Design snack, start of the top module:
module snack(
    input ps2_data,
    input ps2_clk,
    input clk,
    input [1:0] speed_mode,
    input rst_n,
    input key,
    output hsync,
    output vsync,
    output beep,
    output [3:0] vga_r,
    output [3:0] vga_g,
    output [3:0] vga_b
    );
Size in the first run: about 580 flip-flops, about 22 I/O pins, about 57000 um^2 of cells after synthesis.
==> flow/config.mk <==
export PLATFORM = sky130hd
export DESIGN_NAME = snack
export DESIGN_NICKNAME = snack
export VERILOG_FILES = /design/flow/design.v
export SDC_FILE = /design/flow/constraint.sdc
export NUM_CORES = 4
export LEC_CHECK = 0
export ABC_AREA = 1
export CAP_MARGIN = 10
export CELL_PAD_IN_SITES_DETAIL_PLACEMENT = 0
export CELL_PAD_IN_SITES_GLOBAL_PLACEMENT = 0
export CORE_MARGIN = 2
export CORE_UTILIZATION = 72
export CTS_CLUSTER_DIAMETER = 371
export CTS_CLUSTER_SIZE = 17
export MIN_ROUTING_LAYER = met1
export PLACE_DENSITY_LB_ADDON = 0.02
export SETUP_SLACK_MARGIN = -0.4
export SLEW_MARGIN = 20
==> flow/constraint.sdc <==
create_clock -name core_clock -period 5.7 [get_ports {clk}]
set_input_delay 1.1400 -clock core_clock [delete_from_list [all_inputs] [get_ports {clk}]]
set_output_delay 1.1400 -clock core_clock [all_outputs]
set_load 0.01 [all_outputs]
run.sh (not shown) runs the stock make flow with config.mk's settings and CLKGATE_MAP_FILE=.
The starting point ran to the end with no violations.
Edit:
CAP_MARGIN = 15   (was 10)
CTS_CLUSTER_DIAMETER = unset   (was 371)
HOLD_SLACK_MARGIN = 0.2   (was unset)
SETUP_SLACK_MARGIN = 1.48   (was -0.4)
Wire length goes up slightly.
Sequential share of layout area goes down by 0.58 points.
Total power goes up by about a fifth.
Design area goes up by a few percent.
Hold slack loses 0.0068 ns.
Edit:
CELL_PAD_IN_SITES_DETAIL_PLACEMENT = unset   (was 0)
CELL_PAD_IN_SITES_GLOBAL_PLACEMENT = unset   (was 0)
CTS_CLUSTER_DIAMETER = 312   (was unset)
CTS_CLUSTER_SIZE = 15   (was 17)
HOLD_SLACK_MARGIN = 0.29   (was 0.2)
MIN_ROUTING_LAYER = unset   (was met1)
PLACE_DENSITY_LB_ADDON = 0.03   (was 0.02)
SETUP_SLACK_MARGIN = -0.34   (was 1.48)
Count of clock-buffer cells in the layout decreases by 26.
Critical path depth decreases by 4.
Cell area decreases by 2.2%.
Routed wire length decreases by 0.59%.
Area after synthesis does not change.
Combinational power increases by about 1%.
Worst hold slack is worse by 0.023 ns.
Die area stays the same.
Total power decreases by 15%.
Edit:
CAP_MARGIN = 20   (was 15)
CTS_CLUSTER_DIAMETER = unset   (was 312)
CTS_CLUSTER_SIZE = 18   (was 15)
PLACE_DENSITY_LB_ADDON = 0.19   (was 0.03)
SETUP_SLACK_MARGIN = 1.68   (was -0.34)
Effect: The new run completed without violations; via count rose slightly; final cell count rose slightly; power rose by about a fifth; area after synthesis stays the same; clock skew fell by 0.016 ns; count of clock-buffer cells in the layout rose by 29; sequential power stays flat; worst setup slack degrades by 0.10 ns; hold slack degrades by 0.0072 ns; global-route usage fell by 0.17 points.
Edit:
CAP_MARGIN = 0   (was 20)
CTS_CLUSTER_DIAMETER = 312   (was unset)
CTS_CLUSTER_SIZE = 15   (was 18)
PLACE_DENSITY_LB_ADDON = 0.03   (was 0.19)
SETUP_SLACK_MARGIN = -0.34   (was 1.68)
Total power drops by roughly a tenth.
Sequential power is about the same.
Core utilization drops by 1.4 points.

## v14
Starting RTL as in the previous note.
clock: 5.7 ns
lec_check: 0
abc_area: 1
cap_margin: 30
cell_pad_in_sites_detail_placement: 0
cell_pad_in_sites_global_placement: 0
core_margin: 2
core_utilization: 72
cts_cluster_diameter: 74
cts_cluster_size: 14
hold_slack_margin: 0.29
min_routing_layer: met1
place_density_lb_addon: 0.03
setup_slack_margin: 1.38
slew_margin: 20
Modified inputs, v1 compared to v14
- HOLD_SLACK_MARGIN removed (was 0.29)
- CTS_CLUSTER_DIAMETER removed (was 74)
- PLACE_DENSITY_LB_ADDON changed from 0.03 to 0.02
- SETUP_SLACK_MARGIN removed (was 1.38)
- CTS_CLUSTER_SIZE changed from 14 to 17
==> results <==
v1: full flow OK, the timing, DRC and antenna checks passed
Compared with v14, v1 is the more power-hungry design.
Met3 wire length (v1 vs. v14) decreases by a few percent
On v1: estimated wirelength of the detail-placed design is about 1% higher than what v14 gave.
For global-route usage, v14 and v1 come out practically identical.
Worst setup margin: v1 vs v14 down 0.15 ns
Setup changes, v1 to v38
- CAP_MARGIN changed from 30 to 40
- CTS_CLUSTER_DIAMETER newly set to 312
## What came out
v38 vs v1 — critical path data arrival time rose 0.06 ns. v38 vs. v1: tightest hold margin went down by 0.0077 ns; logic gate fraction of the total cell area picked up an extra 1.2 points; final design instance area without fill dropped about 2%. v38 vs v1: design internal power down by more than 10%. v38 went all the way through the flow, and no timing, DRC or antenna check failed. v38 falls short of v1 in placed wire-length estimate after detailed placement. From v1 to v38 the numbers moved as follows: post-layout net count decreased about 0.3%; first-iteration DRC count went down 386.

## v45
Starting RTL as in the previous note.
## snack
module snack(
    input ps2_data,
    input ps2_clk,
    input clk,
    input [1:0] speed_mode,
    input rst_n,
    input key,
    output hsync,
    output vsync,
    output beep,
    output [3:0] vga_r,
    output [3:0] vga_g,
    output [3:0] vga_b
    );
Settings: LEC_CHECK=0, CAP_MARGIN=20, CORE_MARGIN=2, CORE_UTILIZATION=72, CTS_CLUSTER_DIAMETER=378, CTS_CLUSTER_SIZE=10, PLACE_DENSITY_LB_ADDON=0.09, SETUP_SLACK_MARGIN=1.69, SLEW_MARGIN=20; clock period 5.7 ns.
The final layout from v45, which completed every stage, passed the timing, DRC and antenna checks at the end of the flow.
Relative to v45, the following input files were edited for v9:
Settings: a deleted CTS_CLUSTER_DIAMETER that had been 378; a deleted CTS_CLUSTER_SIZE that had been 10; a change of PLACE_DENSITY_LB_ADDON from 0.09 to 0.03; a change of SETUP_SLACK_MARGIN from 1.69 to 1.49; an added ABC_AREA of 1; an added HOLD_SLACK_MARGIN of 0.29.
### Flow results
Against v45, the final cell area of v9 is higher.
From v45 to v9 the numbers moved as follows: portion of total power attributed to the clock network higher, worst hold slack fell by 0.022 ns, via count of the first global-routing pass climbed 6.4%, internal power of the cells up 8.0%.
Cmp v9 vs v45: global-route wire length before repair higher in v9
The lower logic gate share of total power came out of v45.
Compared with v45, v9 shows a higher tightest slew margin relative to the limit.
Comparing v45 and v9, the lower vertical extent of the die was measured on v45.
Relative to v9, the following input files were edited for v24:
Settings: CAP_MARGIN: 20 -> 40; CTS_CLUSTER_DIAMETER: unset -> 312; SETUP_SLACK_MARGIN: 1.49 -> -0.34; CTS_CLUSTER_SIZE: unset -> 15.
Results
- Every stage of the flow completed for v24, and the final layout passed the timing, DRC and antenna checks.
- Status: number of placed instances, taps included parity (v9, v24)
- v24 against v9: slack of the worst reg-to-reg path shows an increase of 0.04 ns; clock-buffer cell count shows a reduction of 19; total internal power shows a reduction of 16%; wire length of the first global-routing pass shows a reduction of about 1.4%.
[inputs] v27 vs v24
Settings: removing CTS_CLUSTER_DIAMETER (formerly 312); changing CTS_CLUSTER_SIZE from 15 to 10; changing CAP_MARGIN from 40 to 20; removing PLACE_DENSITY_LB_ADDON (formerly 0.03); removing HOLD_SLACK_MARGIN (formerly 0.29); changing SETUP_SLACK_MARGIN from -0.34 to 1.69; removing ABC_AREA (formerly 1).
Results
- Taking v24 as the reference, in v27 wire length of the first global-routing pass shrank by about 3%; placeable core region shrank by 3.5%; worst endpoint data arrival time grew by 0.38 ns.
- v27 ended up with a lower routability-driven placement congestion ratio than v24 did.
- Taking v24 as the reference, in v27 final cell count decreased about 13%, wire length after detailed routing decreased about 1.6%, worst setup margin decreased 0.38 ns, cell count after placement decreased 1229, cell area after placement decreased 4.1%.
- Re area of the mapped netlist: v24 and v27 aren't equal, and the higher value belongs to v24.
- v27 reports its worst setup path endpoint as draw.pixel[6] while v24 reports draw.pixel[3].

snack again, from the RTL that the note above started with.
clock: 5.78 ns
lec_check: 0
abc_area: 1
cap_margin: 15
cell_pad_in_sites_detail_placement: 0
cell_pad_in_sites_global_placement: 0
core_margin: 2
core_utilization: 72
cts_cluster_diameter: 379
cts_cluster_size: 14
hold_slack_margin: 0.29
min_routing_layer: met1
place_density_lb_addon: 0.03
setup_slack_margin: -0.35
slew_margin: 20
Then changed:
- ABC_AREA: 1 -> default
- CAP_MARGIN: 15 -> 30
- CORE_UTILIZATION: 72 -> 69
- CTS_CLUSTER_DIAMETER: 379 -> default
- CTS_CLUSTER_SIZE: 14 -> default
- HOLD_SLACK_MARGIN: 0.29 -> default
- PLACE_DENSITY: default -> 0.69
- PLACE_DENSITY_LB_ADDON: 0.03 -> default
- SETUP_SLACK_MARGIN: -0.35 -> default
- clock period: 5.78 -> 6.78 ns (I/O delays scaled with it)
What happened: Count of clock-buffer cells in the layout increases by 6; power decreases by about 4%; critical path depth increases by 7; design area decreases by about 1.5%; sequential share of layout area increases by 0.39 points; hold slack is worse by 0.014 ns; flip-flop count is unchanged; utilization decreases by 1.5 points; wire length decreases by about 3.2%.

== pepper ==
snack again, from the RTL that the note above started with.
Settings: LEC_CHECK=0, CAP_MARGIN=20, CORE_MARGIN=2, CORE_UTILIZATION=40, SLEW_MARGIN=20; clock period 8.48 ns.
pepper went all the way through synthesis, placement and routing and the layout is clean on timing, DRC and antenna.
Here is what was changed in the inputs of xenon compared with pepper.
Settings: changing CORE_UTILIZATION from 40 to 55; changing the clock period (ns, I/O delays scaled along) from 8.48 to 10.7.
Results
The number of iterations in the first detailed-routing pass reported for xenon is smaller than that of pepper by 1.
Wire: xenon routes less than pepper
pepper was larger in final cell area than xenon.
Count of antenna diodes in the layout for xenon is lower than for pepper.
From pepper to xenon the numbers moved as follows: sum of met3 wire segment lengths after detailed routing moved up, minimum clock period moved up, total routing resource utilization after global routing moved up, starting density of the core moved up, combinational power moved down.
xenon packs its core more tightly than pepper.
For fjord, these inputs were changed with respect to xenon:
Settings: CTS_CLUSTER_DIAMETER: unset -> 232; ABC_AREA: unset -> 1; CORE_UTILIZATION: 55 -> 68; the clock period (ns, I/O delays scaled along): 10.7 -> 16.4.
==> results <==
- Each of the runs, namely xenon and fjord, reached the end of the flow and came out clean.
- Any difference in area added between synthesis and finish between xenon and fjord is small enough to ignore.
- Lower ratio of total power to cell area among xenon and fjord: fjord
- Kind of critical path: register to register -> xenon, register to output port -> fjord
- | post-layout total power | lower: fjord |
- Looking at last element of the critical path, the vga_r[3] result is from fjord; the draw.pixel[6] one comes from xenon.
- Delta (fjord minus xenon): wire length fell 0.90%, met1 layer wirelength in the final routing fell 11%, length in cells of the worst reg-to-reg path fell 2.
- fjord against xenon: fraction of the core area covered by cells at the end of the flow went up by 13 points, endpoint required time on the critical path went up by 1.88 ns, number of clock buffers inserted by TritonCTS went down by about 2.7%, worst relative slew slack went up by 2.4 points, worst hold slack went down by 0.018 ns.
Input changes introduced in onyx (baseline for comparison: fjord):
Settings: clearing CTS_CLUSTER_DIAMETER, which used to be 232; swapping 68 for 59 in CORE_UTILIZATION; clearing ABC_AREA, which used to be 1; swapping 16.4 for 10.4 in the clock period (ns, I/O delays scaled along).
==> results <==
Going from fjord to onyx, multi-input combinational area share grows by 2.3 points.
fjord vs onyx, highest metal layer with signal wires: met5 vs met4
sky130_fd_sc_hd__dfxtp_2 as the slowest library cell on the worst path was reported by onyx, and sky130_fd_sc_hd__clkdlybuf4s50_1 by fjord.
Going from fjord to onyx, total power grew by more than half.
Compared with fjord, routed wire length in onyx decreased slightly.
Summary — worst-case reg-to-reg path depth, onyx relative to fjord: higher, by 1.
The run showing the smaller number of standard cells reported by yosys is onyx.
Density: onyx sparser than fjord
Internal power consumption, fjord and onyx: larger value in onyx
Comparing the two runs side by side, onyx comes out ahead of fjord on global-route wire length before repair.

snack again, from the RTL that the note above started with.
==> flow/design.v (excerpt) <==
module snack(
    input ps2_data,
    input ps2_clk,
    input clk,
    input [1:0] speed_mode,
    input rst_n,
    input key,
    output hsync,
    output vsync,
    output beep,
    output [3:0] vga_r,
    output [3:0] vga_g,
    output [3:0] vga_b
    );
make LEC_CHECK=0 ABC_AREA=1 CAP_MARGIN=30 CELL_PAD_IN_SITES_DETAIL_PLACEMENT=0 CELL_PAD_IN_SITES_GLOBAL_PLACEMENT=0 CORE_MARGIN=2 CORE_UTILIZATION=72 CTS_CLUSTER_DIAMETER=79 CTS_CLUSTER_SIZE=14 HOLD_SLACK_MARGIN=0.29 MIN_ROUTING_LAYER=met1 PLACE_DENSITY_LB_ADDON=0.03 SETUP_SLACK_MARGIN=1.39 SLEW_MARGIN=20 finish   # period 5.7 ns
The first run ran to the end with no violations.
Change:
- CTS_CLUSTER_DIAMETER: 79 -> unset
- HOLD_SLACK_MARGIN: 0.29 -> unset
- SETUP_SLACK_MARGIN: 1.39 -> 1.7
Effect: Total power increases by 11%; routed wire length increases by 0.93%; die size stays the same; count of clock-buffer cells in the layout increases by 20; area after synthesis stays the same; non-clock buffer count does not change; final area increases by 1.5%; global-route usage increases by 0.39 points; hold slack barely changes.
Change:
- ABC_AREA: 1 -> unset
- CAP_MARGIN: 30 -> 5
- CELL_PAD_IN_SITES_DETAIL_PLACEMENT: 0 -> unset
- CELL_PAD_IN_SITES_GLOBAL_PLACEMENT: 0 -> unset
- CTS_CLUSTER_SIZE: 14 -> 56
- HOLD_SLACK_MARGIN: unset -> 0.23
- MIN_ROUTING_LAYER: met1 -> unset
- PLACE_DENSITY_LB_ADDON: 0.03 -> 0.0
The new run completed with no timing, DRC or antenna violations.
Critical path depth came out lower by 10.
Area after synthesis came out lower by 3.5%.
Final cell count came out lower by 14%.
Cell area came out lower by 3.0%.
Power came out lower by 4.4%.
Sequential share of layout area came out higher by 0.82 points.
Synthesized cell count came out lower by 13%.
Non-clock buffer count came out higher by 58.
Sequential power hardly moves.
Change:
- ABC_AREA: unset -> 1
- CTS_CLUSTER_DIAMETER: unset -> 352
- CTS_CLUSTER_SIZE: 56 -> 14
- HOLD_SLACK_MARGIN: 0.23 -> 0.26
- PLACE_DENSITY_LB_ADDON: 0.0 -> 0.02
- SETUP_SLACK_MARGIN: 1.7 -> -0.4
=> Clock power falls by 31%. Power goes down by 9.5%. Worst setup slack gains 0.26 ns. Routed wire length increases by 0.45%. Non-clock buffer count shrinks by 58. Clock-buffer cell count came out lower by 18. Maximum frequency grows by 6.9%. Area after synthesis increases by 3.6%. Final cell count is higher by 15%. Core utilization fell by 2.0 points.

snack again, from the RTL that the note above started with.
## snack
module snack(
    input ps2_data,
    input ps2_clk,
    input clk,
    input [1:0] speed_mode,
    input rst_n,
    input key,
    output hsync,
    output vsync,
    output beep,
    output [3:0] vga_r,
    output [3:0] vga_g,
    output [3:0] vga_b
    );
clock: 5.7 ns
lec_check: 0
cap_margin: 30
cell_pad_in_sites_detail_placement: 0
cell_pad_in_sites_global_placement: 0
core_margin: 2
core_utilization: 72
min_routing_layer: met1
place_density: 0.69
setup_slack_margin: 1.7
slew_margin: 20
Edit:
==> flow/config.mk (replaced) <==
export PLATFORM = sky130hd
export DESIGN_NAME = snack
export DESIGN_NICKNAME = snack
export VERILOG_FILES = /design/flow/design.v
export SDC_FILE = /design/flow/constraint.sdc
export NUM_CORES = 4
export LEC_CHECK = 0
export CAP_MARGIN = 20
export CORE_MARGIN = 2
export CORE_UTILIZATION = 72
export CTS_CLUSTER_DIAMETER = 397
export CTS_CLUSTER_SIZE = 10
export PLACE_DENSITY = 0.4
export SETUP_SLACK_MARGIN = 1.69
export SLEW_MARGIN = 20
Effect: Worst hold slack gets worse by 0.013 ns. Final cell count drops by 0.48%. Setup slack gets better by 0.023 ns. Routed wire length is about the same. First-iteration DRC count grows by 1.8%. Design area decreases by about 0.9%. Global-route usage is lower by 0.13 points. Via count is about the same. Clock skew stays flat. Count of clock-buffer cells in the layout goes down by 6. Register-to-register slack gets better by 0.02 ns.
Power figures rest on the tool's default switching activity, not on a simulated workload.
